==> flow/design.v <==
module PC(
    input [31:0]npc,
    input clk,
    input rst_n,
    input stall_PC,
    output [31:0]pc
);
reg rst_n_reg;
reg [31:0]pc_reg;
assign pc=pc_reg;
always@(posedge clk)
begin
    rst_n_reg<=rst_n;    
end
always@(posedge clk or negedge rst_n)
begin
    if(~rst_n)
    begin
        pc_reg <= 0;
    end
    else if(~rst_n_reg)
    begin
        pc_reg <=0;
    end
    else if(stall_PC)
    begin
        pc_reg<=pc_reg;
    end
    else
    begin
        pc_reg <= npc;
    end
end
endmodule
module NPC(
    input [31:0]pc,
    input [31:0]c,
    input npc_op,
    output [31:0]pc_4,
    output [31:0]npc
);
reg [31:0]pc_4_reg;
reg [31:0]npc_reg;
assign pc_4=pc_4_reg;
assign npc=npc_reg;
always@(*)
begin
    pc_4_reg=pc+4;
end
always@(*)
begin
    case (npc_op)
        1'b0:
        begin
            npc_reg=pc+4;
        end 
        1'b1:
        begin
            npc_reg=c;
        end
        default: npc_reg=pc+4;
    endcase
end
endmodule
module RF(
    input [31:0]wD,
    input rst_n,
    input [4:0]wR,
    input [4:0]rR1,
    input [4:0]rR2,
    input we,
    input clk,
    output [31:0]rD1,
    output [31:0]rD2,
    output wire [31:0]rdata_19
);
reg [31:0]dataReg[31:0];
assign rD1 = (rR1 == 5'b0)?32'b0:dataReg[rR1];
assign rD2 = (rR2 == 5'b0)?32'b0:dataReg[rR2];
assign rdata_19 = dataReg[19];
always @(posedge clk or negedge rst_n) 
begin
    if(!rst_n)
    begin
        dataReg[0]  <= 32'b0;
        dataReg[1]  <= 32'b0;
        dataReg[2]  <= 32'b0;
        dataReg[3]  <= 32'b0;
        dataReg[4]  <= 32'b0;
        dataReg[5]  <= 32'b0;
        dataReg[6]  <= 32'b0;
        dataReg[7]  <= 32'b0;
        dataReg[8]  <= 32'b0;
        dataReg[9]  <= 32'b0;
        dataReg[10] <= 32'b0;
        dataReg[11] <= 32'b0;
        dataReg[12] <= 32'b0;
        dataReg[13] <= 32'b0;
        dataReg[14] <= 32'b0;
        dataReg[15] <= 32'b0;
        dataReg[16] <= 32'b0;
        dataReg[17] <= 32'b0;
        dataReg[18] <= 32'b0;
        dataReg[19] <= 32'b0;
        dataReg[20] <= 32'b0;
        dataReg[21] <= 32'b0;
        dataReg[22] <= 32'b0;
        dataReg[23] <= 32'b0;
        dataReg[24] <= 32'b0;
        dataReg[25] <= 32'b0;
        dataReg[26] <= 32'b0;
        dataReg[27] <= 32'b0;
        dataReg[28] <= 32'b0;
        dataReg[29] <= 32'b0;
        dataReg[30] <= 32'b0;
        dataReg[31] <= 32'b0;
    end
    else if(we && wR<32)
    begin
        dataReg[wR]<=wD;    
    end    
end
endmodule
module SEXT(
    input [24:0]din,
    input [2:0]sext_op,
    output [31:0]ext
);
reg [31:0] ext_reg;
assign ext=ext_reg;
always@(*)
begin
    case (sext_op)
        3'b000: 
        begin
            ext_reg={{20{din[24]}},din[24:13]};
        end
        3'b001: 
        begin
            ext_reg={{20{din[24]}},din[24:18],din[4:0]};
        end
        3'b010: 
        begin
            ext_reg={din[24:5],{12{1'b0}}};
        end
        3'b011: 
        begin
            ext_reg={{12{din[24]}},din[12:5],din[13],din[23:14],1'b0};
        end
        3'b100:
        begin
            ext_reg={{20{din[24]}},din[0],din[23:18],din[4:1],1'b0};
        end
        default: 
            ext_reg={{7{1'b0}},din[24:0]};
    endcase
end
endmodule
module Control(
    input [31:0]inst,
    input breq,
    input brlt,
    output npc_op,
    output rf_we,
    output brun,
    output asel,
    output bsel,
    output [1:0]wbsel,
    output dram_we,
    output [3:0]alu_op,
    output [2:0]sext_op,
    output reg rR1_use,
    output reg rR2_use
);
wire [10:0] op;
reg npc_op_reg;
reg rf_we_reg;
reg asel_reg;
reg bsel_reg;
reg [1:0]wbsel_reg;
reg dram_we_reg;
reg [3:0]alu_op_reg;
reg [2:0]sext_op_reg;
assign npc_op=npc_op_reg;
assign rf_we=rf_we_reg;
assign asel=asel_reg;
assign bsel=bsel_reg;
assign wbsel=wbsel_reg;
assign dram_we=dram_we_reg;
assign alu_op=alu_op_reg;
assign sext_op=sext_op_reg;
assign op = {inst[30],inst[14:12],inst[6:0]};
always@(*)
begin
    case (op)
        11'b00001100111:
        begin
            npc_op_reg=1;
        end
        11'b10001100111:
        begin
            npc_op_reg=1;
        end
        11'b00001100011:
        begin
            if (breq==1) 
            begin
                npc_op_reg=1;    
            end
            else
            begin
                npc_op_reg=0;
            end
        end
        11'b10001100011:
        begin
            if (breq==1) 
            begin
                npc_op_reg=1;    
            end
            else
            begin
                npc_op_reg=0;
            end
        end
        11'b00011100011:
        begin
            if (breq==1) 
            begin
                npc_op_reg=0;    
            end
            else
            begin
                npc_op_reg=1;
            end
        end
        11'b10011100011:
        begin
            if (breq==1) 
            begin
                npc_op_reg=0;    
            end
            else
            begin
                npc_op_reg=1;
            end
        end
        11'b01001100011:
        begin
            if (brlt==1) 
            begin
                npc_op_reg=1;    
            end
            else
            begin
                npc_op_reg=0;
            end
        end
        11'b11001100011:
        begin
            if (brlt==1) 
            begin
                npc_op_reg=1;    
            end
            else
            begin
                npc_op_reg=0;
            end
        end
        11'b01011100011:
        begin
            if (brlt==1) 
            begin
                npc_op_reg=0;    
            end
            else
            begin
                npc_op_reg=1;
            end
        end
        11'b11011100011:
        begin
            if (brlt==1) 
            begin
                npc_op_reg=0;    
            end
            else
            begin
                npc_op_reg=1;
            end
        end
        default:
        begin
            case (op[6:0])
                7'b1101111: 
                begin
                    npc_op_reg=1;
                end
                default: npc_op_reg=0;
            endcase
        end
    endcase
end
always@(*)
begin
    sext_op_reg=0;
    case(op)
        11'b00000110011:
        begin
            alu_op_reg=0;
            rf_we_reg=1;
            asel_reg=1;
            bsel_reg=0;
            dram_we_reg=0;
            wbsel_reg=1;
            rR1_use=1;
            rR2_use=1;
        end
        11'b10000110011:
        begin
            alu_op_reg=1;
            rf_we_reg=1;
            asel_reg=1;
            bsel_reg=0;
            dram_we_reg=0;
            wbsel_reg=1;
            rR1_use=1;
            rR2_use=1;
        end
        11'b01110110011:
        begin
            alu_op_reg=2;
            rf_we_reg=1;
            asel_reg=1;
            bsel_reg=0;
            dram_we_reg=0;
            wbsel_reg=1;
            rR1_use=1;
            rR2_use=1;
        end
        11'b01100110011:
        begin
            alu_op_reg=3;
            rf_we_reg=1;
            asel_reg=1;
            bsel_reg=0;
            dram_we_reg=0;
            wbsel_reg=1;
            rR1_use=1;
            rR2_use=1;
        end
        11'b01000110011:
        begin
            alu_op_reg=4;
            rf_we_reg=1;
            asel_reg=1;
            bsel_reg=0;
            dram_we_reg=0;
            wbsel_reg=1;
            rR1_use=1;
            rR2_use=1;
        end
        11'b00010110011:
        begin
            alu_op_reg=5;
            rf_we_reg=1;
            asel_reg=1;
            bsel_reg=0;
            dram_we_reg=0;
            wbsel_reg=1;
            rR1_use=1;
            rR2_use=1;
        end
        11'b01010110011:
        begin
            alu_op_reg=6;
            rf_we_reg=1;
            asel_reg=1;
            bsel_reg=0;
            dram_we_reg=0;
            wbsel_reg=1;
            rR1_use=1;
            rR2_use=1;
        end
        11'b11010110011:
        begin
            alu_op_reg=7;
            rf_we_reg=1;
            asel_reg=1;
            bsel_reg=0;
            dram_we_reg=0;
            wbsel_reg=1;
            rR1_use=1;
            rR2_use=1;
        end
        11'b00000010011:
        begin
            alu_op_reg=0;
            sext_op_reg=0;
            rf_we_reg=1;
            asel_reg=1;
            bsel_reg=1;
            dram_we_reg=0;
            wbsel_reg=1;
            rR1_use=1;
            rR2_use=0;
        end
        11'b10000010011:
        begin
            alu_op_reg=0;
            sext_op_reg=0;
            rf_we_reg=1;
            asel_reg=1;
            bsel_reg=1;
            dram_we_reg=0;
            wbsel_reg=1;
            rR1_use=1;
            rR2_use=0;
        end
        11'b01110010011:
        begin
            alu_op_reg=2;
            sext_op_reg=0;
            rf_we_reg=1;
            asel_reg=1;
            bsel_reg=1;
            dram_we_reg=0;
            wbsel_reg=1;
            rR1_use=1;
            rR2_use=0;
        end
        11'b11110010011:
        begin
            alu_op_reg=2;
            sext_op_reg=0;
            rf_we_reg=1;
            asel_reg=1;
            bsel_reg=1;
            dram_we_reg=0;
            wbsel_reg=1;
            rR1_use=1;
            rR2_use=0;
        end
        11'b01100010011:
        begin
            alu_op_reg=3;
            sext_op_reg=0;
            rf_we_reg=1;
            asel_reg=1;
            bsel_reg=1;
            dram_we_reg=0;
            wbsel_reg=1;
            rR1_use=1;
            rR2_use=0;
        end
        11'b11100010011:
        begin
            alu_op_reg=3;
            sext_op_reg=0;
            rf_we_reg=1;
            asel_reg=1;
            bsel_reg=1;
            dram_we_reg=0;
            wbsel_reg=1;
            rR1_use=1;
            rR2_use=0;
        end
        11'b01000010011:
        begin
            alu_op_reg=4;
            sext_op_reg=0;
            rf_we_reg=1;
            asel_reg=1;
            bsel_reg=1;
            dram_we_reg=0;
            wbsel_reg=1;
            rR1_use=1;
            rR2_use=0;
        end
        11'b11000010011:
        begin
            alu_op_reg=4;
            sext_op_reg=0;
            rf_we_reg=1;
            asel_reg=1;
            bsel_reg=1;
            dram_we_reg=0;
            wbsel_reg=1;
            rR1_use=1;
            rR2_use=0;
        end
        11'b00010010011:
        begin
            alu_op_reg=5;
            sext_op_reg=0;
            rf_we_reg=1;
            asel_reg=1;
            bsel_reg=1;
            dram_we_reg=0;
            wbsel_reg=1;
            rR1_use=1;
            rR2_use=0;
        end
        11'b01010010011:
        begin
            alu_op_reg=6;
            sext_op_reg=0;
            rf_we_reg=1;
            asel_reg=1;
            bsel_reg=1;
            dram_we_reg=0;
            wbsel_reg=1;
            rR1_use=1;
            rR2_use=0;
        end
        11'b11010010011:
        begin
            alu_op_reg=7;
            sext_op_reg=0;
            rf_we_reg=1;
            asel_reg=1;
            bsel_reg=1;
            dram_we_reg=0;
            wbsel_reg=1;
            rR1_use=1;
            rR2_use=0;
        end
        11'b00100000011:
        begin
            alu_op_reg=0;
            sext_op_reg=0;
            rf_we_reg=1;
            asel_reg=1;
            bsel_reg=1;
            dram_we_reg=0;
            wbsel_reg=2;
            rR1_use=1;
            rR2_use=0;
        end
        11'b10100000011:
        begin
            alu_op_reg=0;
            sext_op_reg=0;
            rf_we_reg=1;
            asel_reg=1;
            bsel_reg=1;
            dram_we_reg=0;
            wbsel_reg=2;
            rR1_use=1;
            rR2_use=0;
        end
        11'b00001100111:
        begin
            alu_op_reg=0;
            sext_op_reg=0;
            rf_we_reg=1;
            asel_reg=1;
            bsel_reg=1;
            dram_we_reg=0;
            wbsel_reg=0;
            rR1_use=1;
            rR2_use=0;
        end
        11'b10001100111:
        begin
            alu_op_reg=0;
            sext_op_reg=0;
            rf_we_reg=1;
            asel_reg=1;
            bsel_reg=1;
            dram_we_reg=0;
            wbsel_reg=0;
            rR1_use=1;
            rR2_use=0;
        end
        11'b00100100011:
        begin
            alu_op_reg=0;
            sext_op_reg=1;
            rf_we_reg=0;
            asel_reg=1;
            bsel_reg=1;
            dram_we_reg=1;
            wbsel_reg=1;
            rR1_use=1;
            rR2_use=1;
        end
        11'b10100100011:
        begin
            alu_op_reg=0;
            sext_op_reg=1;
            rf_we_reg=0;
            asel_reg=1;
            bsel_reg=1;
            dram_we_reg=1;
            wbsel_reg=1;
            rR1_use=1;
            rR2_use=1;
        end
        11'b00001100011:
        begin
            alu_op_reg=0;
            sext_op_reg=4;
            rf_we_reg=0;
            asel_reg=0;
            bsel_reg=1;
            dram_we_reg=0;
            wbsel_reg=1;
            rR1_use=1;
            rR2_use=1;
        end
        11'b10001100011:
        begin
            alu_op_reg=0;
            sext_op_reg=4;
            rf_we_reg=0;
            asel_reg=0;
            bsel_reg=1;
            dram_we_reg=0;
            wbsel_reg=1;
            rR1_use=1;
            rR2_use=1;
        end
        11'b00011100011:
        begin
            alu_op_reg=0;
            sext_op_reg=4;
            rf_we_reg=0;
            asel_reg=0;
            bsel_reg=1;
            dram_we_reg=0;
            wbsel_reg=1;
            rR1_use=1;
            rR2_use=1;
        end
        11'b10011100011:
        begin
            alu_op_reg=0;
            sext_op_reg=4;
            rf_we_reg=0;
            asel_reg=0;
            bsel_reg=1;
            dram_we_reg=0;
            wbsel_reg=1;
            rR1_use=1;
            rR2_use=1;
        end
        11'b01001100011:
        begin
            alu_op_reg=0;
            sext_op_reg=4;
            rf_we_reg=0;
            asel_reg=0;
            bsel_reg=1;
            dram_we_reg=0;
            wbsel_reg=1;
            rR1_use=1;
            rR2_use=1;
        end
        11'b11001100011:
        begin
            alu_op_reg=0;
            sext_op_reg=4;
            rf_we_reg=0;
            asel_reg=0;
            bsel_reg=1;
            dram_we_reg=0;
            wbsel_reg=1;
            rR1_use=1;
            rR2_use=1;
        end
        11'b01011100011:
        begin
            alu_op_reg=0;
            sext_op_reg=4;
            rf_we_reg=0;
            asel_reg=0;
            bsel_reg=1;
            dram_we_reg=0;
            wbsel_reg=1;
            rR1_use=1;
            rR2_use=1;
        end
        11'b11011100011:
        begin
            alu_op_reg=0;
            sext_op_reg=4;
            rf_we_reg=0;
            asel_reg=0;
            bsel_reg=1;
            dram_we_reg=0;
            wbsel_reg=1;
            rR1_use=1;
            rR2_use=1;
        end
        default:
        begin
            case (op[6:0])
                7'b0110111: 
                begin
                    alu_op_reg=8;
                    sext_op_reg=2;
                    rf_we_reg=1;
                    asel_reg=0;
                    bsel_reg=1;
                    dram_we_reg=0;
                    wbsel_reg=1;
                    rR1_use=0;
                    rR2_use=0;
                end
                7'b1101111: 
                begin
                    alu_op_reg=0;
                    sext_op_reg=3;
                    rf_we_reg=1;
                    asel_reg=0;
                    bsel_reg=1;
                    dram_we_reg=0;
                    wbsel_reg=0;
                    rR1_use=0;
                    rR2_use=0;
                end
                default:
                begin
                    alu_op_reg=15;
                    sext_op_reg=0;
                    rf_we_reg=0;
                    asel_reg=1;
                    bsel_reg=0;
                    dram_we_reg=0;
                    wbsel_reg=1;
                    rR1_use=0;
                    rR2_use=0;
                end
            endcase
        end
    endcase
end
endmodule
module BC(
    input [31:0]a,
    input [31:0]b,
    input BrUn,
    output BrEq,
    output BrLt
);
reg BrEq_reg;
reg BrLt_reg;
assign BrEq = BrEq_reg;
assign BrLt = BrLt_reg;
always@(*)
begin
    if(a==b)
    begin
        BrEq_reg = 1;
        BrLt_reg = 0;
    end
    else if($signed(a)<$signed(b))
    begin
        BrLt_reg = 1;
        BrEq_reg = 0;
    end
    else
    begin
        BrEq_reg = 0;
        BrLt_reg = 0;
    end
end
endmodule
module ALU(
    input [31:0]a,
    input [31:0]b,
    input [3:0]op,
    output [31:0]c
);
reg [31:0]c_reg;
wire [4:0] shift;
assign c=c_reg;
assign shift = b[4:0];
always@(*)
begin
    case(op)
        4'b0000:
        begin
            c_reg=a+b;
        end
        4'b0001:
        begin
            c_reg=a-b;
        end
        4'b0010:
        begin
            c_reg=a&b;
        end
        4'b0011:
        begin
            c_reg=a|b;
        end
        4'b0100:
        begin
            c_reg=a^b;
        end
        4'b0101:
        begin
            case(shift)
                5'd00: c_reg = a;
                5'd01: c_reg = a << 01;
                5'd02: c_reg = a << 02;
                5'd03: c_reg = a << 03;
                5'd04: c_reg = a << 04;
                5'd05: c_reg = a << 05;
                5'd06: c_reg = a << 06;
                5'd07: c_reg = a << 07;
                5'd08: c_reg = a << 08;
                5'd09: c_reg = a << 09;
                5'd10: c_reg = a << 10;
                5'd11: c_reg = a << 11;
                5'd12: c_reg = a << 12;
                5'd13: c_reg = a << 13;
                5'd14: c_reg = a << 14;
                5'd15: c_reg = a << 15;
                5'd16: c_reg = a << 16;
                5'd17: c_reg = a << 17;
                5'd18: c_reg = a << 18;
                5'd19: c_reg = a << 19;
                5'd20: c_reg = a << 20;
                5'd21: c_reg = a << 21;
                5'd22: c_reg = a << 22;
                5'd23: c_reg = a << 23;
                5'd24: c_reg = a << 24;
                5'd25: c_reg = a << 25;
                5'd26: c_reg = a << 26;
                5'd27: c_reg = a << 27;
                5'd28: c_reg = a << 28;
                5'd29: c_reg = a << 29;
                5'd30: c_reg = a << 30;
                5'd31: c_reg = a << 31;
                default: c_reg = a;
            endcase
        end
        4'b0110:
        begin
            case(shift)
                5'd00: c_reg = a;
                5'd01: c_reg = a >> 01;
                5'd02: c_reg = a >> 02;
                5'd03: c_reg = a >> 03;
                5'd04: c_reg = a >> 04;
                5'd05: c_reg = a >> 05;
                5'd06: c_reg = a >> 06;
                5'd07: c_reg = a >> 07;
                5'd08: c_reg = a >> 08;
                5'd09: c_reg = a >> 09;
                5'd10: c_reg = a >> 10;
                5'd11: c_reg = a >> 11;
                5'd12: c_reg = a >> 12;
                5'd13: c_reg = a >> 13;
                5'd14: c_reg = a >> 14;
                5'd15: c_reg = a >> 15;
                5'd16: c_reg = a >> 16;
                5'd17: c_reg = a >> 17;
                5'd18: c_reg = a >> 18;
                5'd19: c_reg = a >> 19;
                5'd20: c_reg = a >> 20;
                5'd21: c_reg = a >> 21;
                5'd22: c_reg = a >> 22;
                5'd23: c_reg = a >> 23;
                5'd24: c_reg = a >> 24;
                5'd25: c_reg = a >> 25;
                5'd26: c_reg = a >> 26;
                5'd27: c_reg = a >> 27;
                5'd28: c_reg = a >> 28;
                5'd29: c_reg = a >> 29;
                5'd30: c_reg = a >> 30;
                5'd31: c_reg = a >> 31;
                default: c_reg = a;
            endcase
        end
        4'b0111:
        begin
            case(shift)
                5'd00: c_reg = a;
                5'd01: c_reg = $signed(a) >>> 01;
                5'd02: c_reg = $signed(a) >>> 02;
                5'd03: c_reg = $signed(a) >>> 03;
                5'd04: c_reg = $signed(a) >>> 04;
                5'd05: c_reg = $signed(a) >>> 05;
                5'd06: c_reg = $signed(a) >>> 06;
                5'd07: c_reg = $signed(a) >>> 07;
                5'd08: c_reg = $signed(a) >>> 08;
                5'd09: c_reg = $signed(a) >>> 09;
                5'd10: c_reg = $signed(a) >>> 10;
                5'd11: c_reg = $signed(a) >>> 11;
                5'd12: c_reg = $signed(a) >>> 12;
                5'd13: c_reg = $signed(a) >>> 13;
                5'd14: c_reg = $signed(a) >>> 14;
                5'd15: c_reg = $signed(a) >>> 15;
                5'd16: c_reg = $signed(a) >>> 16;
                5'd17: c_reg = $signed(a) >>> 17;
                5'd18: c_reg = $signed(a) >>> 18;
                5'd19: c_reg = $signed(a) >>> 19;
                5'd20: c_reg = $signed(a) >>> 20;
                5'd21: c_reg = $signed(a) >>> 21;
                5'd22: c_reg = $signed(a) >>> 22;
                5'd23: c_reg = $signed(a) >>> 23;
                5'd24: c_reg = $signed(a) >>> 24;
                5'd25: c_reg = $signed(a) >>> 25;
                5'd26: c_reg = $signed(a) >>> 26;
                5'd27: c_reg = $signed(a) >>> 27;
                5'd28: c_reg = $signed(a) >>> 28;
                5'd29: c_reg = $signed(a) >>> 29;
                5'd30: c_reg = $signed(a) >>> 30;
                5'd31: c_reg = $signed(a) >>> 31;
                default: c_reg = a;
            endcase
        end
        4'b1000:
        begin
            c_reg=b;
        end
        default:c_reg=a;
    endcase
end
endmodule
module hazard_ctrl(
    input   [4:0] wR_EX,
    input   [4:0] wR_MEM,
    input   [4:0] wR_WB,
    input   rf_we_EX,
    input   rf_we_MEM,
    input   rf_we_WB,
    input   [4:0] rR1_ID,
    input   [4:0] rR2_ID,
    input   rR1_use,
    input   rR2_use,
    input   [31:0] pc4_EX,
    input   [31:0] c_EX,
    input   [31:0] wD_MEM,
    input   [31:0] wD_WB,
    input   [1:0] WBsel_EX,
    input   npc_op_EX,
    output  reg [31:0] rD1_fw,
    output  reg [31:0] rD2_fw,
    output  rD1_fw_op,
    output  rD2_fw_op,
    output  reg stall_PC,
    output  reg stall_IF_ID,
    output  reg flush_IF_ID,
    output  reg flush_ID_EX
);
wire [31:0] wD_EX = (WBsel_EX==0)?pc4_EX:c_EX;
wire r1_wb_hazard_EX,r1_wb_hazard_MEM,r1_wb_hazard_WB;
wire r2_wb_hazard_EX,r2_wb_hazard_MEM,r2_wb_hazard_WB;
assign rD1_fw_op=((r1_wb_hazard_EX&(WBsel_EX!=1))|r1_wb_hazard_MEM|r1_wb_hazard_WB);
assign rD2_fw_op=((r2_wb_hazard_EX&(WBsel_EX!=1))|r2_wb_hazard_MEM|r2_wb_hazard_WB);
assign r1_wb_hazard_EX = ((wR_EX==rR1_ID)&rf_we_EX&rR1_use&(wR_EX!=5'b0));
assign r1_wb_hazard_MEM= ((wR_MEM==rR1_ID)&rf_we_MEM&rR1_use&(wR_MEM!=5'b0));
assign r1_wb_hazard_WB = ((wR_WB==rR1_ID)&rf_we_WB&rR1_use&(wR_WB!=5'b0));
assign r2_wb_hazard_EX = ((wR_EX==rR2_ID)&rf_we_EX&rR2_use&(wR_EX!=5'b0));
assign r2_wb_hazard_MEM= ((wR_MEM==rR2_ID)&rf_we_MEM&rR2_use&(wR_MEM!=5'b0));
assign r2_wb_hazard_WB = ((wR_WB==rR2_ID)&rf_we_WB&rR2_use&(wR_WB!=5'b0));
always@(*)
begin
    if(r1_wb_hazard_EX) rD1_fw=wD_EX;
    else if(r1_wb_hazard_MEM) rD1_fw=wD_MEM;
    else if(r1_wb_hazard_WB) rD1_fw=wD_WB;
    else    rD1_fw=0;
end
always@(*)
begin
    if(r2_wb_hazard_EX) rD2_fw=wD_EX;
    else if(r2_wb_hazard_MEM) rD2_fw=wD_MEM;
    else if(r2_wb_hazard_WB) rD2_fw=wD_WB;
    else    rD2_fw=0;
end
wire load_hazard = ((r1_wb_hazard_EX | r2_wb_hazard_EX)&(WBsel_EX==1));
always@(*)
begin
    if(load_hazard) stall_PC=1;
    else    stall_PC=0;
end
always@(*)
begin
    if(load_hazard) stall_IF_ID=1;
    else    stall_IF_ID=0;
end
wire ctrl_hazard = npc_op_EX;
always@(*)
begin
    if(ctrl_hazard) flush_IF_ID=1;
    else    flush_IF_ID=0;
end
always@(*)
begin
    if(ctrl_hazard) flush_ID_EX=1;
    else if(load_hazard)    flush_ID_EX=1;
    else    flush_ID_EX=0;
end
endmodule
module Reg_IF_ID(
    input   clk,
    input   rst_n,
    input   [31:0]inst_IF,
    input   [31:0]pc_IF,
    input   [31:0]pc4_IF,
    input   stall_IF_ID,
    input   flush_IF_ID,
    output  reg [31:0]inst_ID,
    output  reg [31:0]pc_ID,
    output  reg [31:0]pc4_ID
);
always@(posedge clk or negedge rst_n)
begin
    if(~rst_n)
    begin
        inst_ID<=0;
    end
    else if(flush_IF_ID)
    begin
        inst_ID<=0;
    end
    else if(stall_IF_ID)
    begin
        inst_ID<=inst_ID;
    end
    else
    begin
        inst_ID<=inst_IF;
    end
end
always@(posedge clk or negedge rst_n)
begin
    if(~rst_n)
    begin
        pc_ID<=0;
    end
    else if(flush_IF_ID)
    begin
        pc_ID<=0;
    end
    else if(stall_IF_ID)
    begin
        pc_ID<=pc_ID;
    end
    else
    begin
        pc_ID<=pc_IF;
    end
end
always@(posedge clk or negedge rst_n)
begin
    if(~rst_n)
    begin
        pc4_ID<=0;
    end
    else if(flush_IF_ID)
    begin
        pc4_ID<=0;
    end
    else if(stall_IF_ID)
    begin
        pc4_ID<=pc4_ID;
    end
    else
    begin
        pc4_ID<=pc4_IF;
    end
end
endmodule
module Reg_ID_EX(
    input   clk,
    input   rst_n,
    input   [31:0]pc_ID,
    input   [31:0]pc4_ID,
    input   [31:0]rD1_ID,
    input   [31:0]rD2_ID,
    input   [31:0]ext_ID,
    input   [4:0]wR_ID,
    input   Bsel_ID,
    input   Asel_ID,
    input   [3:0]Alu_op_ID,
    input   RF_we_ID,
    input   Dram_we_ID,
    input   [1:0]WBsel_ID,
    input   npc_op_ID,
    input   flush_ID_EX,
    input   [31:0]rD1_fw,
    input   [31:0]rD2_fw,
    input   rD1_fw_op,
    input   rD2_fw_op,
    output  reg [31:0]pc_EX,
    output  reg [31:0]pc4_EX,
    output  reg [31:0]rD1_EX,
    output  reg [31:0]rD2_EX,
    output  reg [31:0]ext_EX,
    output  reg [4:0]wR_EX,
    output  reg Bsel_EX,
    output  reg Asel_EX,
    output  reg [3:0]Alu_op_EX,
    output  reg RF_we_EX,
    output  reg Dram_we_EX,
    output  reg [1:0]WBsel_EX,
    output  reg npc_op_EX
);
always@(posedge clk or negedge rst_n)
begin
    if(~rst_n)
    begin
        npc_op_EX<=0;
    end
    else
    begin
        npc_op_EX<=npc_op_ID;
    end
end
always@(posedge clk or negedge rst_n)
begin
    if(~rst_n)
    begin
        WBsel_EX<=0;
    end
    else if(flush_ID_EX)
    begin
        WBsel_EX<=0;
    end
    else
    begin
        WBsel_EX<=WBsel_ID;
    end
end
always@(posedge clk or negedge rst_n)
begin
    if(~rst_n)
    begin
        Dram_we_EX<=0;
    end
    else if(flush_ID_EX)
    begin
        Dram_we_EX<=0;
    end
    else
    begin
        Dram_we_EX<=Dram_we_ID;
    end
end
always@(posedge clk or negedge rst_n)
begin
    if(~rst_n)
    begin
        RF_we_EX<=0;
    end
    else if(flush_ID_EX)
    begin
        RF_we_EX<=0;
    end
    else
    begin
        RF_we_EX<=RF_we_ID;
    end
end
always@(posedge clk or negedge rst_n)
begin
    if(~rst_n)
    begin
        Alu_op_EX<=0;
    end
    else if(flush_ID_EX)
    begin
        Alu_op_EX<=0;
    end
    else
    begin
        Alu_op_EX<=Alu_op_ID;
    end
end
always@(posedge clk or negedge rst_n)
begin
    if(~rst_n)
    begin
        Asel_EX<=0;
    end
    else
    begin
        Asel_EX<=Asel_ID;
    end
end
always@(posedge clk or negedge rst_n)
begin
    if(~rst_n)
    begin
        Bsel_EX<=0;
    end
    else
    begin
        Bsel_EX<=Bsel_ID;
    end
end
always@(posedge clk or negedge rst_n)
begin
    if(~rst_n)
    begin
        wR_EX<=0;
    end
    else
    begin
        wR_EX<=wR_ID;
    end
end
always@(posedge clk or negedge rst_n)
begin
    if(~rst_n)
    begin
        pc_EX<=0;
    end
    else
    begin
        pc_EX<=pc_ID;
    end
end
always@(posedge clk or negedge rst_n)
begin
    if(~rst_n)
    begin
        pc4_EX<=0;
    end
    else
    begin
        pc4_EX<=pc4_ID;
    end
end
always@(posedge clk or negedge rst_n)
begin
    if(~rst_n)
    begin
        rD1_EX<=0;
    end
    else if(rD1_fw_op)
    begin
        rD1_EX<=rD1_fw;
    end
    else
    begin
        rD1_EX<=rD1_ID;
    end
end
always@(posedge clk or negedge rst_n)
begin
    if(~rst_n)
    begin
        rD2_EX<=0;
    end
    else if(rD2_fw_op)
    begin
        rD2_EX<=rD2_fw;
    end
    else
    begin
        rD2_EX<=rD2_ID;
    end
end
always@(posedge clk or negedge rst_n)
begin
    if(~rst_n)
    begin
        ext_EX<=0;
    end
    else
    begin
        ext_EX<=ext_ID;
    end
end
endmodule
module Reg_EX_MEM(
    input   clk,
    input   rst_n,
    input   [31:0]pc4_EX,
    input   [31:0]c_EX,
    input   [31:0]rD2_EX,
    input   [4:0]wR_EX,
    input   RF_we_EX,
    input   Dram_we_EX,
    input   [1:0]WBsel_EX,
    output  reg [31:0] pc4_MEM,
    output  reg [31:0] c_MEM,
    output  reg [31:0] rD2_MEM,
    output  reg [4:0] wR_MEM,
    output  reg RF_we_MEM,
    output  reg Dram_we_MEM,
    output  reg [1:0] WBsel_MEM
);
always@(posedge clk or negedge rst_n)
begin
    if(~rst_n)
    begin
        rD2_MEM<=0;
    end
    else
    begin
        rD2_MEM<=rD2_EX;
    end
end
always@(posedge clk or negedge rst_n)
begin
    if(~rst_n)
    begin
        pc4_MEM<=0;
    end
    else
    begin
        pc4_MEM<=pc4_EX;
    end
end
always@(posedge clk or negedge rst_n)
begin
    if(~rst_n)
    begin
        c_MEM<=0;
    end
    else
    begin
        c_MEM<=c_EX;
    end
end
always@(posedge clk or negedge rst_n)
begin
    if(~rst_n)
    begin
        wR_MEM<=0;
    end
    else
    begin
        wR_MEM<=wR_EX;
    end
end
always@(posedge clk or negedge rst_n)
begin
    if(~rst_n)
    begin
        RF_we_MEM<=0;
    end
    else
    begin
        RF_we_MEM<=RF_we_EX;
    end
end
always@(posedge clk or negedge rst_n)
begin
    if(~rst_n)
    begin
        Dram_we_MEM<=0;
    end
    else
    begin
        Dram_we_MEM<=Dram_we_EX;
    end
end
always@(posedge clk or negedge rst_n)
begin
    if(~rst_n)
    begin
        WBsel_MEM<=0;
    end
    else
    begin
        WBsel_MEM<=WBsel_EX;
    end
end
endmodule
module Reg_MEM_WB(
    input   clk,
    input   rst_n,
    input   [31:0]RF_wd_MEM,
    input   [4:0]wR_MEM,
    input   RF_we_MEM,
    output  reg [31:0] RF_wd_WB,
    output  reg [4:0] wR_WB,
    output  reg RF_we_WB
);
always@(posedge clk or negedge rst_n)
begin
    if(~rst_n)
    begin
        RF_wd_WB<=0;
    end
    else
    begin
        RF_wd_WB<=RF_wd_MEM;
    end
end
always@(posedge clk or negedge rst_n)
begin
    if(~rst_n)
    begin
        wR_WB<=0;
    end
    else
    begin
        wR_WB<=wR_MEM;
    end
end
always@(posedge clk or negedge rst_n)
begin
    if(~rst_n)
    begin
        RF_we_WB<=0;
    end
    else
    begin
        RF_we_WB<=RF_we_MEM;
    end
end
endmodule
module cpu_top(
    input wire clk,
    input wire rst_n,
    input wire [31:0] rData,
    input wire [31:0] inst,
    output wire [31:0] pc,
    output wire [31:0] display,
    output wire [31:0] addr,
    output wire [31:0] wData,
    output wire wen,
    output wire [31:0] rdata_19
);
wire [31:0] rdata_19_out;
assign rdata_19 = rdata_19_out;
assign display = inst;
wire [31:0] npc;
wire npc_op;
wire [31:0] pc_4;
wire [2:0] sext_op;
wire [31:0] ext;
wire rf_we;
wire [31:0] regData_1;
wire [31:0] regData_2;
wire [31:0] regData_wb;
wire brun;
wire breq;
wire brlt;
wire bsel;
wire asel;
wire [31:0] alu_a;
wire [31:0] alu_b;
wire [31:0] alu_c;
wire [3:0] alu_op;
wire dram_we;
wire [31:0] dram_rd;
wire [1:0] wbsel;
assign alu_a = (Asel_EX_con==1)?rD1_EX_con:pc_EX_con;
assign alu_b = (Bsel_EX_con==1)?ext_EX_con:rD2_EX_con;
assign regData_wb = (WBsel_MEM_con==0)?pc4_MEM_con:((WBsel_MEM_con==1)?c_MEM_con:dram_rd);
assign addr=c_MEM_con;
assign wData=rD2_MEM_con;
assign wen = Dram_we_MEM_con;
assign dram_rd=rData;
wire [31:0]inst_ID_con;
wire [31:0]pc_ID_con,pc_EX_con;
wire [31:0]pc4_ID_con,pc4_EX_con,pc4_MEM_con;
wire [31:0]rD1_EX_con,rD2_EX_con,rD2_MEM_con;
wire [31:0]ext_EX_con;
wire [4:0]wR_EX_con,wR_MEM_con,wR_WB_con;
wire Asel_EX_con,Bsel_EX_con;
wire [3:0]Alu_op_EX_con;
wire RF_we_EX_con,RF_we_MEM_con,RF_we_WB_con;
wire Dram_we_EX_con,Dram_we_MEM_con;
wire [1:0]WBsel_EX_con,WBsel_MEM_con;
wire [31:0]c_MEM_con;
wire [31:0]RF_wd_WB_con;
wire [31:0]rD1_fw_con,rD2_fw_con;
wire stall_PC_con,stall_IF_ID_con;
wire flush_IF_ID_con,flush_ID_EX_con;
wire rD1_fw_op_con,rD2_fw_op_con;
wire rR1_use_con,rR2_use_con;
wire npc_op_EX_con;
hazard_ctrl U_hazard_ctrl(
    .wR_EX(wR_EX_con),
    .wR_MEM(wR_MEM_con),
    .wR_WB(wR_WB_con),
    .rf_we_EX(RF_we_EX_con),
    .rf_we_MEM(RF_we_MEM_con),
    .rf_we_WB(RF_we_WB_con),
    .rR1_ID(inst_ID_con[19:15]),
    .rR2_ID(inst_ID_con[24:20]),
    .pc4_EX(pc4_EX_con),
    .c_EX(alu_c),
    .wD_MEM(regData_wb),
    .wD_WB(RF_wd_WB_con),
    .WBsel_EX(WBsel_EX_con),
    .npc_op_EX(npc_op_EX_con),
    .rR1_use(rR1_use_con),
    .rR2_use(rR2_use_con),
    .rD1_fw(rD1_fw_con),
    .rD2_fw(rD2_fw_con),
    .rD1_fw_op(rD1_fw_op_con),
    .rD2_fw_op(rD2_fw_op_con),
    .stall_PC(stall_PC_con),
    .stall_IF_ID(stall_IF_ID_con),
    .flush_IF_ID(flush_IF_ID_con),
    .flush_ID_EX(flush_ID_EX_con)
);
NPC npcImpl(
    .pc(pc),
    .c(alu_c),
    .npc_op(npc_op_EX_con),
    .pc_4(pc_4),
    .npc(npc)
);
PC pcImpl(
    .pc(pc),
    .clk(clk),
    .rst_n(rst_n),
    .stall_PC(stall_PC_con),
    .npc(npc)
);
Reg_IF_ID U_Reg_IF_ID(
    .clk(clk),
    .rst_n(rst_n),
    .inst_IF(inst),
    .pc_IF(pc),
    .pc4_IF(pc_4),
    .stall_IF_ID(stall_IF_ID_con),
    .flush_IF_ID(flush_IF_ID_con),
    .inst_ID(inst_ID_con),
    .pc_ID(pc_ID_con),
    .pc4_ID(pc4_ID_con)
);
RF rfImpl(
    .wD(RF_wd_WB_con),
    .wR(wR_WB_con),
    .rR1(inst_ID_con[19:15]),
    .rR2(inst_ID_con[24:20]),
    .we(RF_we_WB_con),
    .clk(clk),
    .rst_n(rst_n),
    .rD1(regData_1),
    .rD2(regData_2),
    .rdata_19(rdata_19_out)
);
SEXT sextImpl(
    .din(inst_ID_con[31:7]),
    .sext_op(sext_op),
    .ext(ext)
);
Reg_ID_EX U_Reg_ID_EX(
    .clk(clk),
    .rst_n(rst_n),
    .pc_ID(pc_ID_con),
    .pc4_ID(pc4_ID_con),
    .rD1_ID(regData_1),
    .rD2_ID(regData_2),
    .ext_ID(ext),
    .wR_ID(inst_ID_con[11:7]),
    .Bsel_ID(bsel),
    .Asel_ID(asel),
    .Alu_op_ID(alu_op),
    .RF_we_ID(rf_we),
    .Dram_we_ID(dram_we),
    .WBsel_ID(wbsel),
    .npc_op_ID(npc_op),
    .flush_ID_EX(flush_ID_EX_con),
    .rD1_fw(rD1_fw_con),
    .rD2_fw(rD2_fw_con),
    .rD1_fw_op(rD1_fw_op_con),
    .rD2_fw_op(rD2_fw_op_con),
    .npc_op_EX(npc_op_EX_con),
    .pc_EX(pc_EX_con),
    .pc4_EX(pc4_EX_con),
    .rD1_EX(rD1_EX_con),
    .rD2_EX(rD2_EX_con),
    .ext_EX(ext_EX_con),
    .wR_EX(wR_EX_con),
    .Bsel_EX(Bsel_EX_con),
    .Asel_EX(Asel_EX_con),
    .Alu_op_EX(Alu_op_EX_con),
    .RF_we_EX(RF_we_EX_con),
    .Dram_we_EX(Dram_we_EX_con),
    .WBsel_EX(WBsel_EX_con)
);
BC bcImpl(
    .a(regData_1),
    .b(regData_2),
    .BrUn(brun),
    .BrEq(breq),
    .BrLt(brlt)
);
ALU aluImpl(
    .a(alu_a),
    .b(alu_b),
    .op(Alu_op_EX_con),
    .c(alu_c)
);
Reg_EX_MEM U_Reg_EX_MEM(
    .clk(clk),
    .rst_n(rst_n),
    .pc4_EX(pc4_EX_con),
    .c_EX(alu_c),
    .rD2_EX(rD2_EX_con),
    .wR_EX(wR_EX_con),
    .RF_we_EX(RF_we_EX_con),
    .Dram_we_EX(Dram_we_EX_con),
    .WBsel_EX(WBsel_EX_con),
    .pc4_MEM(pc4_MEM_con),
    .c_MEM(c_MEM_con),
    .rD2_MEM(rD2_MEM_con),
    .wR_MEM(wR_MEM_con),
    .RF_we_MEM(RF_we_MEM_con),
    .Dram_we_MEM(Dram_we_MEM_con),
    .WBsel_MEM(WBsel_MEM_con)
);
Reg_MEM_WB U_Reg_MEM_WB(
    .clk(clk),
    .rst_n(rst_n),
    .RF_wd_MEM(regData_wb),
    .wR_MEM(wR_MEM_con),
    .RF_we_MEM(RF_we_MEM_con),
    .RF_wd_WB(RF_wd_WB_con),
    .wR_WB(wR_WB_con),
    .RF_we_WB(RF_we_WB_con)
);
Control controlImpl(
    .inst(inst_ID_con),
    .breq(breq),
    .brlt(brlt),
    .npc_op(npc_op),
    .rf_we(rf_we),
    .brun(brun),
    .asel(asel),
    .bsel(bsel),
    .wbsel(wbsel),
    .dram_we(dram_we),
    .alu_op(alu_op),
    .sext_op(sext_op),
    .rR1_use(rR1_use_con),
    .rR2_use(rR2_use_con)
);
endmodule
==> flow/run.sh <==
#!/bin/bash
# the make line also repeats each setting of config.mk as NAME=value (left out here)
make -C /OpenROAD-flow-scripts/flow DESIGN_CONFIG=/design/flow/config.mk WORK_HOME=/design/flow/orfs CLKGATE_MAP_FILE= finish
==> flow/config.mk <==
export PLATFORM = sky130hd
export DESIGN_NAME = cpu_top
export DESIGN_NICKNAME = cpu_top
export VERILOG_FILES = /design/flow/design.v
export SDC_FILE = /design/flow/constraint.sdc
export NUM_CORES = 4
export LEC_CHECK = 0
export CAP_MARGIN = 20
export CORE_MARGIN = 2
export CORE_UTILIZATION = 43
export PLACE_DENSITY_LB_ADDON = 0.01
export SETUP_SLACK_MARGIN = 2.5
export SLEW_MARGIN = 20
==> flow/constraint.sdc <==
create_clock -name core_clock -period 8.5 [get_ports {clk}]
set_input_delay 1.7000 -clock core_clock [delete_from_list [all_inputs] [get_ports {clk}]]
set_output_delay 1.7000 -clock core_clock [all_outputs]
set_load 0.01 [all_outputs]
==> results of run 1 <==
-- per-stage QoR --
stage	hold slack, ns	std cells	power [mW]
finish	0.3492	10470	16.74
global route	0.3582	10430	17.06
CTS	0.3504	10390	16.60
detailed placement	0.3502	10060	8.881
global placement	0.3407	10050	8.887
floorplan	0.3312	7772	7.943
-- cell type report --
class,instances,area share (%)
diodes,55,0.1479
clock buffers,224,5.049
clock inverters,73,1.260
inverters,103,0.4208
multi-input cells,5430,44.65
flip-flops and latches,1441,38.78
well taps,2480,3.334
repair buffers,665,6.362
-- timing repair --
item                                    4_1_cts  5_1_grt
gates resized                                19       44
endpoints found under the setup margin       79       59
buffers inserted                             37       17
pin swaps                                    17        9
-- per-layer routing --
metal	GRT usage [%]	part of all wire [%]	vias to the layer above
li1	-	-	29790
met1	58.67	33	39980
met2	72.77	40	7972
met3	24.07	14	3021
met4	47.73	12	42
met5	1.033	0.079	-
==> Table 3: Implementation characteristics, run 1 <==
Characteristics after synthesis and place and route

Parameter                              Value

Outcome
  Status .................. finished with violations
  Reasons for failing layout checks ............. antenna violations

Worst hold path
  Kind of path behind the tightest hold check .................. register to register
  WHS Path Cells .................. 0
  Worst hold path endpoint .................. U_Reg_EX_MEM.Dram_we_MEM$_DFF_PN0_
  Hold path start .................. U_Reg_ID_EX.Dram_we_EX$_DFF_PN0_

Yosys
  Compound-gate portion of the synthesized area .................. a little over a fifth
  Synth Instances .................. 7772
  Number of cells in the yosys synthesis report .................. 7772
  Most instantiated flip-flop cell in the synthesis netlist .................. sky130_fd_sc_hd__dfrtp_1
  Most frequent cell after synthesis .................. sky130_fd_sc_hd__dfrtp_1
  Distinct cell type count of the synthesized netlist .................. around 110
  Post-synth regs .................. ~1400
  Share of synthesized cell area in full adder, half adder and majority cells .................. 2.101%
  Area fraction in xor and xnor cells .................. 1.038%
  Syn Nets .................. approximately 8000
  Multiplexer share of the synthesized area .................. ~16%
  Synthesized-area fraction occupied by and/or/nand/nor cells .................. 9.718%
  Synthesis area per yosys .................. 80160 sq um
  Flip-flops with a built-in enable .................. 0
  Async S/R FF share, synth .................. 99.93%
  Netlist area before placement .................. roughly 80000 sq um
  Share of the yosys chip area belonging to registers .................. roughly 45%
  Share of Yosys cell area claimed by the top area cell type .................. 44.92%
  Post-Synthesis Mean Instance Area .................. 10.31 sq um
  Cells taking the most area after synthesis .................. sky130_fd_sc_hd__dfrtp_1 45%, sky130_fd_sc_hd__mux2_2 14%, sky130_fd_sc_hd__a22oi_1 6.2%, sky130_fd_sc_hd__nand2_1 2.7%, sky130_fd_sc_hd__clkbuf_1 2.7%
  Cell taking the most area after synthesis .................. sky130_fd_sc_hd__dfrtp_1
  Top cells by count .................. 1439 x sky130_fd_sc_hd__dfrtp_1, 1005 x sky130_fd_sc_hd__mux2_2, 664 x sky130_fd_sc_hd__a22oi_1, 586 x sky130_fd_sc_hd__nand2_1, 569 x sky130_fd_sc_hd__clkbuf_1
  Dominant kind of combinational cell .................. AND-OR/OR-AND gates
  Yosys Warn Count .................. 13

Critical path
  Type of element launching the critical path .................. register
  Count of cells along the worst register-to-register path .................. 16
  Data required time at the worst endpoint .................. ~9.1 ns
  Worst setup path endpoint .................. U_Reg_ID_EX.rD1_EX[8]$_DFF_PN0_
  Crit path buf inv count .................. 6
  Crit path arrival time .................. 6.86 ns
  Start-to-end type of the worst setup path .................. register to register
  CP Depth .................. 16
  Critical path, cell by cell .................. buf_4 -> mux2i_4 -> inv_2 -> buf_4 -> buf_6 -> nor2_4 -> buf_4 -> a22oi_1 -> o21ai_0 -> a21oi_2 -> nand4_1 -> o31ai_1 -> a31oi_1 -> buf_4 -> a21oi_1 -> nand2_1
  Destination of the worst register-to-register timing path .................. U_Reg_ID_EX.rD1_EX[8]$_DFF_PN0_
  Worst-path cell with the longest stage delay .................. sky130_fd_sc_hd__o31ai_1
  Critical Path Start .................. U_Reg_ID_EX.Bsel_EX$_DFF_PN0_
  Register-to-register setup slack .................. 2.25 ns
  Peak per-stage delay on the critical path .................. 0.65 ns
  Critical Path End Type .................. register
  Critical register-to-register path startpoint .................. U_Reg_ID_EX.Bsel_EX$_DFF_PN0_
  Top Family by Delay on Critical Path .................. buffers and inverters
  Critical Path Most Common Cell .................. sky130_fd_sc_hd__buf_4
  Largest fanout of any net on the critical path .................. about 47

Final timing
  Max Freq .................. about 160 MHz
  Number of endpoints with negative hold slack in the final report .................. 0
  Number of max-slew violations in the final report .................. 0
  Setup total negative slack .................. 0 ns
  Final critical-path required period .................. between 6 and 7 ns
  Worst Tran Pin Value .................. 1.364 ns
  Final worst-path setup slack .................. about 2.3 ns
  Number of setup violations in the final report .................. 0
  RSZ-0062 raised after global routing .................. true
  Headroom to the max-slew limit .................. 8.760%
  Cycle use final .................. 73.49%
  Setup clock skew after layout .................. 0.05729 ns

Job
  Maximum capacitance violations .................. 0
  Tool Warnings .................. 120

Global route
  Maximum number of pins on one net before global-route repair .................. 148
  Global-route wire length before repair .................. approximately 680000 um
  Number of global-route vias before repair .................. roughly 76000
  Antenna violations before repair .................. between 60 and 70
  GRT Overall Usage .................. 52.06%
  Overflow left after global routing .................. 0

Die
  Core area .................. 185200 sq um
  Area enclosed by the die boundary .................. approximately 190000 sq um
  X dimension of the die .................. 435.8 um
  Initial core utilization .................. 43.28%
  Number of primary I/O pins .................. 227
  Standard-cell row count .................. between 150 and 200
  DIE HEIGHT .................. 435.8 um

Layout
  Final standard cell area without fillers .................. ~93000 sq um
  Number of nets at the end of the flow .................. 8004
  Area Growth Syn to Fin .................. 16.11%
  Post-Route Utilization .................. ~50%
  FF/Latch Area .................. around 36000 sq um
  Logic area .................. 41560 sq um
  Layout fillers .................. approximately 17000

CTS
  Clk buf depth .................. 3
  Insertion Delay late pin .................. 0.85 ns
  CTS tree .................. done
  Clk sinks .................. 1441
  Root Buffer .................. sky130_fd_sc_hd__clkbuf_16
  Clock edge transition at the registers on the reported setup and hold paths .................. 0.07 ns
  Count of hold buffers inserted by post-cts repair .................. 0
  Num CTS Buffers .................. 163
  CTS H-Tree Depth .................. 4

Route
  Number of vias per cell after detailed routing .................. 7.717
  Initial DRC count .................. 15250
  Total number of vias .................. 80810
  Sum of routed wire length over all layers .................. roughly 510000 um
  Post-DR wirelength/cell .................. ~48 um
  Drt pass-1 iters .................. 14
  Drt drc .................. 0
  Antenna-violating nets left .................. 1

Pwr
  Biggest power consumer among the groups .................. the clock network
  Sequential cell power .................. 7.18 mW
  Leakage power total .................. 41.38 nW
  Share of power burned in the clock network .................. 46.7%
  PD cells .................. around 180 nW/um^2
  Net switching fraction of the power .................. approximately 28%
  Total clock network power .................. slightly below 8 mW
  Power attributed to combinational cells .................. 1.75 mW
  Internal power of the cells .................. 12.01 mW
  Share of power burned in registers .................. 42.9%
  Worst supply voltage drop on vdd .................. about 0.16 mV
  Comb pwr share .................. 10.5%
  Switching power .................. 4.736 mW

Placed design
  Final weighted congestion of routability-driven global placement .................. 1.167
  # port buffers .................. ~230
  Post-detailed-placement half-perimeter wirelength .................. 318300 um
  Area after DPL .................. between 80000 and 90000 sq um
  Setup Slack @ Placement .................. 1.879 ns
==> inputs of run 2 (changes only) <==
- CORE_UTILIZATION: 43 -> 65
- PLACE_DENSITY_LB_ADDON: 0.01 -> not set
- SETUP_SLACK_MARGIN: 2.5 -> -0.4
- clock period: 8.5 -> 5.33 ns (I/O delays scaled with it)
==> run 2 against run 1 <==
Compared with the run above:
- the run now fails in 5_1_grt
- synthesized cell count unchanged
- die area decreased by 34%
- synthesized area unchanged
==> Table 3: Implementation characteristics, run 2 <==
Implementation parameters

Parameter                              Value

Yosys
  Syn Nets .................. 7972 (unchanged)
  Cell taking the most area after synthesis .................. sky130_fd_sc_hd__dfrtp_1
  Top cells by count .................. 1439 x sky130_fd_sc_hd__dfrtp_1, 1005 x sky130_fd_sc_hd__mux2_2, 664 x sky130_fd_sc_hd__a22oi_1, 586 x sky130_fd_sc_hd__nand2_1, 569 x sky130_fd_sc_hd__clkbuf_1
  Most frequent cell after synthesis .................. sky130_fd_sc_hd__dfrtp_1
  Synthesized-area fraction occupied by and/or/nand/nor cells .................. 9.718% (unchanged)
  Dominant kind of combinational cell .................. AND-OR/OR-AND gates
  Distinct cell type count of the synthesized netlist .................. 112 (unchanged)
  Netlist area before placement .................. 80160 sq um (unchanged)
  Async S/R FF share, synth .................. 99.93% (unchanged)
  Share of Yosys cell area claimed by the top area cell type .................. 44.92% (unchanged)
  Area fraction in xor and xnor cells .................. 1.038% (unchanged)
  Synth Instances .................. 7772 (unchanged)
  Share of synthesized cell area in full adder, half adder and majority cells .................. 2.101% (unchanged)
  Share of the yosys chip area belonging to registers .................. 44.98% (unchanged)
  Number of cells in the yosys synthesis report .................. 7772 (unchanged)
  Cells taking the most area after synthesis .................. sky130_fd_sc_hd__dfrtp_1 45%, sky130_fd_sc_hd__mux2_2 14%, sky130_fd_sc_hd__a22oi_1 6.2%, sky130_fd_sc_hd__nand2_1 2.7%, sky130_fd_sc_hd__clkbuf_1 2.7%
  Post-synth regs .................. 1441 (unchanged)
  Synthesis area per yosys .................. 80160 sq um (unchanged)
  Post-Synthesis Mean Instance Area .................. 10.31 sq um (unchanged)
  Flip-flops with a built-in enable .................. 0 (unchanged)
  Yosys Warn Count .................. 13 (unchanged)
  Most instantiated flip-flop cell in the synthesis netlist .................. sky130_fd_sc_hd__dfrtp_1
  Compound-gate portion of the synthesized area .................. 21.92% (unchanged)
  Multiplexer share of the synthesized area .................. 15.59% (unchanged)

CTS
  Resized cells post-CTS .................. 0 (-19)
  Count of hold buffers inserted by post-cts repair .................. 0 (unchanged)
  CTS H-Tree Depth .................. 4 (unchanged)
  Root Buffer .................. sky130_fd_sc_hd__clkbuf_16
  Clk buf depth .................. 3 (unchanged)
  Clk sinks .................. 1441 (unchanged)
  Post CTS Setup Buffer Count .................. 0 (-100%)
  Num CTS Buffers .................. 146 (-10%)

Die
  Number of primary I/O pins .................. 227 (unchanged)
  Area enclosed by the die boundary .................. 126100 sq um (-34%)
  DIE HEIGHT .................. 355.2 um (-18%)
  Core area .................. 122000 sq um (-34%)
  Standard-cell row count .................. 128 (-19%)
  X dimension of the die .................. 355.2 um (-18%)
  Initial core utilization .................. 65.69% (+22 points)

Placed design
  Cell count after placement .................. 9513 (-5.4%)
  Setup Slack @ Placement .................. -0.09282 ns (-1.972 ns)
  # port buffers .................. 226 (unchanged)
  Post-detailed-placement half-perimeter wirelength .................. 298300 um (-6.3%)
  Area after DPL .................. 88180 sq um (+2.5%)
  Final weighted congestion of routability-driven global placement .................. 1.291 (+11%)

Global route
  Overflow left after global routing .................. 394
  GRT Overall Usage .................. 84.49%

Outcome
  Stage where the run ended .................. 5_1_grt
  Stop Error .................. [ERROR GRT-0116] Global routing finished with congestion. Check the congestion regions in the DRC Viewer.
  Status .................. did not finish
run 2: stage by stage:
| step | setup TNS [ns] | power (mW) | util, % | hold slack, ns |
|---|---|---|---|---|
| after floorplan | 0 | 12.67 | - | 0.3312 |
| after CTS | -0.1817 | 24.71 | 76.27 | 0.2486 |
| after global placement | 0 | 14.21 | 72.26 | 0.3503 |
| after detailed placement | -0.09499 | 14.25 | 72.26 | 0.3592 |
run 2: layer usage:
| layer | GRT overflow | track usage [%] |
|---|---|---|
| met5 | 3 | 48.75 |
| met4 | 169 | 82.26 |
| met3 | 19 | 76.00 |
| met1 | 24 | 85.64 |
| met2 | 179 | 94.37 |
==> inputs of run 3 (changes only) <==
- CORE_UTILIZATION: 65 -> 72
- CTS_CLUSTER_DIAMETER: not set -> 354
- CTS_CLUSTER_SIZE: not set -> 97
- PLACE_DENSITY: not set -> 0.41
- SETUP_SLACK_MARGIN: -0.4 -> not set
- clock period: 5.33 -> 4.74 ns (I/O delays scaled with it)
==> run 3 against run 2 <==
Compared with the run above:
- the flow again stops in 5_1_grt
- die area is 9.6% lower
- synthesized cell count is the same
- synthesized area unchanged
==> Table 3: Implementation characteristics, run 3 <==
Implementation parameters

Parameter                              Value

Placed design
  Final weighted congestion of routability-driven global placement .................. 1.481 (+15%)
  # port buffers .................. 226 (unchanged)
  Post-detailed-placement half-perimeter wirelength .................. 273700 um (-8.2%)
  Cell count after placement .................. 9552 (+0.41%)
  Setup Slack @ Placement .................. -0.2567 ns (-0.1639 ns)

Yosys
  Yosys Warn Count .................. 13 (unchanged)
  Cell taking the most area after synthesis .................. sky130_fd_sc_hd__dfrtp_1
  Most instantiated flip-flop cell in the synthesis netlist .................. sky130_fd_sc_hd__dfrtp_1
  Synthesized-area fraction occupied by and/or/nand/nor cells .................. 9.718% (unchanged)
  Number of cells in the yosys synthesis report .................. 7772 (unchanged)
  Share of the yosys chip area belonging to registers .................. 44.98% (unchanged)
  Most frequent cell after synthesis .................. sky130_fd_sc_hd__dfrtp_1
  Flip-flops with a built-in enable .................. 0 (unchanged)
  Dominant kind of combinational cell .................. AND-OR/OR-AND gates
  Async S/R FF share, synth .................. 99.93% (unchanged)
  Multiplexer share of the synthesized area .................. 15.59% (unchanged)
  Share of Yosys cell area claimed by the top area cell type .................. 44.92% (unchanged)
  Post-Synthesis Mean Instance Area .................. 10.31 sq um (unchanged)
  Distinct cell type count of the synthesized netlist .................. 112 (unchanged)
  Netlist area before placement .................. 80160 sq um (unchanged)
  Synth Instances .................. 7772 (unchanged)
  Area fraction in xor and xnor cells .................. 1.038% (unchanged)
  Top cells by count .................. 1439 x sky130_fd_sc_hd__dfrtp_1, 1005 x sky130_fd_sc_hd__mux2_2, 664 x sky130_fd_sc_hd__a22oi_1, 586 x sky130_fd_sc_hd__nand2_1, 569 x sky130_fd_sc_hd__clkbuf_1
  Syn Nets .................. 7972 (unchanged)
  Post-synth regs .................. 1441 (unchanged)
  Share of synthesized cell area in full adder, half adder and majority cells .................. 2.101% (unchanged)
  Compound-gate portion of the synthesized area .................. 21.92% (unchanged)
  Cells taking the most area after synthesis .................. sky130_fd_sc_hd__dfrtp_1 45%, sky130_fd_sc_hd__mux2_2 14%, sky130_fd_sc_hd__a22oi_1 6.2%, sky130_fd_sc_hd__nand2_1 2.7%, sky130_fd_sc_hd__clkbuf_1 2.7%
  Synthesis area per yosys .................. 80160 sq um (unchanged)

CTS
  Root Buffer .................. sky130_fd_sc_hd__clkbuf_16
  Count of hold buffers inserted by post-cts repair .................. 0 (unchanged)
  Num CTS Buffers .................. 18 (-88%)
  Clk sinks .................. 1441 (unchanged)
  CTS H-Tree Depth .................. 1 (-3)
  Clk buf depth .................. 3 (unchanged)

Die
  X dimension of the die .................. 337.7 um (-4.9%)
  DIE HEIGHT .................. 337.7 um (-4.9%)
  Number of primary I/O pins .................. 227 (unchanged)
  Standard-cell row count .................. 122 (-4.7%)
  Initial core utilization .................. 72.53% (+6.8 points)
  Core area .................. 110500 sq um (-9.4%)
  Area enclosed by the die boundary .................. 114000 sq um (-9.6%)

Outcome
  Stop Error .................. [ERROR GRT-0116] Global routing finished with congestion. Check the congestion regions in the DRC Viewer.
  Status .................. did not finish
  Stage where the run ended .................. 5_1_grt

Global route
  Overflow left after global routing .................. 1597
  GRT Overall Usage .................. between 80% and 90%
-- run 3: through the flow --
step / total power, mW / util [%] / area [sq um] / setup TNS [ns]
after floorplan: 14.26 / - / 80240 / 0
after global placement: 15.91 / 81.30 / 89850 / -0.8370
after detailed placement: 15.97 / 81.30 / 89850 / -1.558
after CTS: 19.92 / 81.86 / 90460 / 0
-- run 3: what timing repair did --
action | 4_1_cts
setup endpoints to repair | 18
buffers inserted | 1
pin swaps | 6
gates cloned | 0
gates resized | 19
-- run 3: metal layers --
metal	GRT overflow	track usage [%]
met5	49	64.89
met2	671	96.11
met4	353	81.10
met1	286	87.35
met3	238	79.64
==> inputs of run 4 (changes only) <==
- ABC_AREA: not set -> 0
- CAP_MARGIN: 20 -> 35
- CELL_PAD_IN_SITES_DETAIL_PLACEMENT: not set -> 0
- CORE_UTILIZATION: 72 -> 69
- CTS_CLUSTER_DIAMETER: 354 -> not set
- CTS_CLUSTER_SIZE: 97 -> not set
- MAX_ROUTING_LAYER: not set -> met5
- PLACE_DENSITY: 0.41 -> not set
- PLACE_DENSITY_LB_ADDON: not set -> 0.23
- SETUP_SLACK_MARGIN: not set -> -0.96
- clock period: 4.74 -> 10.9 ns (I/O delays scaled with it)
==> run 4 against run 3 <==
Compared with the run above:
- die area up 4.3%
- the flow again stops in 5_1_grt
- synthesized cell count unchanged
- synthesized area unchanged
==> Table 3: Implementation characteristics, run 4 <==
Implementation parameters

Parameter                              Value

Yosys
  Share of synthesized cell area in full adder, half adder and majority cells .................. 2.101% (unchanged)
  Netlist area before placement .................. 80160 sq um (unchanged)
  Synthesis area per yosys .................. 80160 sq um (unchanged)
  Distinct cell type count of the synthesized netlist .................. 112 (unchanged)
  Share of the yosys chip area belonging to registers .................. 44.98% (unchanged)
  Post-Synthesis Mean Instance Area .................. 10.31 sq um (unchanged)
  Area fraction in xor and xnor cells .................. 1.038% (unchanged)
  Dominant kind of combinational cell .................. AND-OR/OR-AND gates
  Cell taking the most area after synthesis .................. sky130_fd_sc_hd__dfrtp_1
  Multiplexer share of the synthesized area .................. 15.59% (unchanged)
  Share of Yosys cell area claimed by the top area cell type .................. 44.92% (unchanged)
  Most instantiated flip-flop cell in the synthesis netlist .................. sky130_fd_sc_hd__dfrtp_1
  Number of cells in the yosys synthesis report .................. 7772 (unchanged)
  Top cells by count .................. 1439 x sky130_fd_sc_hd__dfrtp_1, 1005 x sky130_fd_sc_hd__mux2_2, 664 x sky130_fd_sc_hd__a22oi_1, 586 x sky130_fd_sc_hd__nand2_1, 569 x sky130_fd_sc_hd__clkbuf_1
  Synth Instances .................. 7772 (unchanged)
  Syn Nets .................. 7972 (unchanged)
  Post-synth regs .................. 1441 (unchanged)
  Async S/R FF share, synth .................. 99.93% (unchanged)
  Yosys Warn Count .................. 13 (unchanged)
  Flip-flops with a built-in enable .................. 0 (unchanged)
  Cells taking the most area after synthesis .................. sky130_fd_sc_hd__dfrtp_1 45%, sky130_fd_sc_hd__mux2_2 14%, sky130_fd_sc_hd__a22oi_1 6.2%, sky130_fd_sc_hd__nand2_1 2.7%, sky130_fd_sc_hd__clkbuf_1 2.7%
  Synthesized-area fraction occupied by and/or/nand/nor cells .................. 9.718% (unchanged)
  Most frequent cell after synthesis .................. sky130_fd_sc_hd__dfrtp_1
  Compound-gate portion of the synthesized area .................. 21.92% (unchanged)

CTS
  Resized cells post-CTS .................. 0 (-19)
  Clk sinks .................. 1441 (unchanged)
  Clk buf depth .................. 3 (unchanged)
  CTS H-Tree Depth .................. 4 (+3)
  Count of hold buffers inserted by post-cts repair .................. 0 (unchanged)
  Root Buffer .................. sky130_fd_sc_hd__clkbuf_16
  Post CTS Setup Buffer Count .................. 0 (-1)
  Num CTS Buffers .................. 143 (+125)

Placed design
  Area after DPL .................. 84450 sq um (-6.0%)
  Setup Slack @ Placement .................. 4.442 ns (+4.698 ns)
  Post-detailed-placement half-perimeter wirelength .................. 269100 um (-1.7%)
  # port buffers .................. 226 (unchanged)
  Final weighted congestion of routability-driven global placement .................. 1.182 (-20%)

Global route
  GRT Overall Usage .................. 91.04%
  Overflow left after global routing .................. 1209

Die
  Number of primary I/O pins .................. 227 (unchanged)
  Standard-cell row count .................. 125 (+2.5%)
  X dimension of the die .................. 344.8 um (+2.1%)
  DIE HEIGHT .................. 344.8 um (+2.1%)
  Initial core utilization .................. 69.26% (-3.3 points)
  Area enclosed by the die boundary .................. 118900 sq um (+4.3%)
  Core area .................. 115700 sq um (+4.7%)

Outcome
  Stage where the run ended .................. 5_1_grt
  Stop Error .................. [ERROR GRT-0116] Global routing finished with congestion. Check the congestion regions in the DRC Viewer.
  Status .................. did not finish
run 4: metrics by stage:
stage,instances,power (mW),hold WS (ns)
3_5_place_dp,9020,6.824,0.3410
3_3_place_gp,8988,6.790,0.3363
2_1_floorplan,7772,6.194,0.3312
4_1_cts,9279,11.93,0.3548
run 4: per-layer routing:
layer  overflow  GRT usage, %
met4        375         88.65
met3        200         86.03
met1        172         90.94
met5         27         77.32
met2        435         97.48
==> inputs of run 5 (changes only) <==
- CORE_UTILIZATION: 69 -> 72
- PLACE_DENSITY_LB_ADDON: 0.23 -> 0.06
- clock period: 10.9 -> 9.74 ns (I/O delays scaled with it)
==> run 5 against run 4 <==
Compared with the run above:
- the flow again stops in 5_1_grt
- synthesized area stayed put
- die area is 4.1% lower
- synthesized cell count stayed put
==> Table 3: Implementation characteristics, run 5 <==
Implementation parameters

Parameter                              Value

Die
  Number of primary I/O pins .................. 227 (unchanged)
  Standard-cell row count .................. 122 (-2.4%)
  DIE HEIGHT .................. 337.7 um (-2.1%)
  Core area .................. 110500 sq um (-4.5%)
  X dimension of the die .................. 337.7 um (-2.1%)
  Area enclosed by the die boundary .................. 114000 sq um (-4.1%)
  Initial core utilization .................. 72.53% (+3.3 points)

CTS
  Resized cells post-CTS .................. 0 (unchanged)
  Post CTS Setup Buffer Count .................. 0 (unchanged)
  Clk buf depth .................. 3 (unchanged)
  Root Buffer .................. sky130_fd_sc_hd__clkbuf_16
  CTS H-Tree Depth .................. 4 (unchanged)
  Count of hold buffers inserted by post-cts repair .................. 0 (unchanged)
  Clk sinks .................. 1441 (unchanged)
  Num CTS Buffers .................. 143 (unchanged)

Yosys
  Netlist area before placement .................. 80160 sq um (unchanged)
  Syn Nets .................. 7972 (unchanged)
  Synthesized-area fraction occupied by and/or/nand/nor cells .................. 9.718% (unchanged)
  Top cells by count .................. 1439 x sky130_fd_sc_hd__dfrtp_1, 1005 x sky130_fd_sc_hd__mux2_2, 664 x sky130_fd_sc_hd__a22oi_1, 586 x sky130_fd_sc_hd__nand2_1, 569 x sky130_fd_sc_hd__clkbuf_1
  Distinct cell type count of the synthesized netlist .................. 112 (unchanged)
  Post-synth regs .................. 1441 (unchanged)
  Most instantiated flip-flop cell in the synthesis netlist .................. sky130_fd_sc_hd__dfrtp_1
  Share of the yosys chip area belonging to registers .................. 44.98% (unchanged)
  Share of Yosys cell area claimed by the top area cell type .................. 44.92% (unchanged)
  Synthesis area per yosys .................. 80160 sq um (unchanged)
  Cell taking the most area after synthesis .................. sky130_fd_sc_hd__dfrtp_1
  Most frequent cell after synthesis .................. sky130_fd_sc_hd__dfrtp_1
  Cells taking the most area after synthesis .................. sky130_fd_sc_hd__dfrtp_1 45%, sky130_fd_sc_hd__mux2_2 14%, sky130_fd_sc_hd__a22oi_1 6.2%, sky130_fd_sc_hd__nand2_1 2.7%, sky130_fd_sc_hd__clkbuf_1 2.7%
  Synth Instances .................. 7772 (unchanged)
  Async S/R FF share, synth .................. 99.93% (unchanged)
  Area fraction in xor and xnor cells .................. 1.038% (unchanged)
  Post-Synthesis Mean Instance Area .................. 10.31 sq um (unchanged)
  Number of cells in the yosys synthesis report .................. 7772 (unchanged)
  Yosys Warn Count .................. 13 (unchanged)
  Dominant kind of combinational cell .................. AND-OR/OR-AND gates
  Multiplexer share of the synthesized area .................. 15.59% (unchanged)
  Flip-flops with a built-in enable .................. 0 (unchanged)
  Share of synthesized cell area in full adder, half adder and majority cells .................. 2.101% (unchanged)
  Compound-gate portion of the synthesized area .................. 21.92% (unchanged)

Global route
  Overflow left after global routing .................. 1816
  GRT Overall Usage .................. between 90% and 100%

Placed design
  Post-detailed-placement half-perimeter wirelength .................. 267300 um (-0.68%)
  # port buffers .................. 226 (unchanged)
  Final weighted congestion of routability-driven global placement .................. 1.276 (+8.0%)

Outcome
  Status .................. did not finish
  Stop Error .................. [ERROR GRT-0116] Global routing finished with congestion. Check the congestion regions in the DRC Viewer.
  Stage where the run ended .................. 5_1_grt
==> run 5: stage by stage <==
step	power [mW]	util (%)	setup slack (ns)	instances	instance area, sq um
floorplan	6.931	-	4.596	7772	80160
global placement	7.582	75.89	3.039	8954	83870
detailed placement	7.645	76.65	2.943	9002	84710
CTS	13.38	81.09	2.920	9259	89620
==> run 5: routing by layer <==
layer / track usage (%) / overflow
met5: 71.83 / 29
met4: 94.08 / 587
met3: 87.33 / 242
met2: 99.66 / 766
met1: 90.98 / 192
Power is estimated from default activity; no workload was simulated.
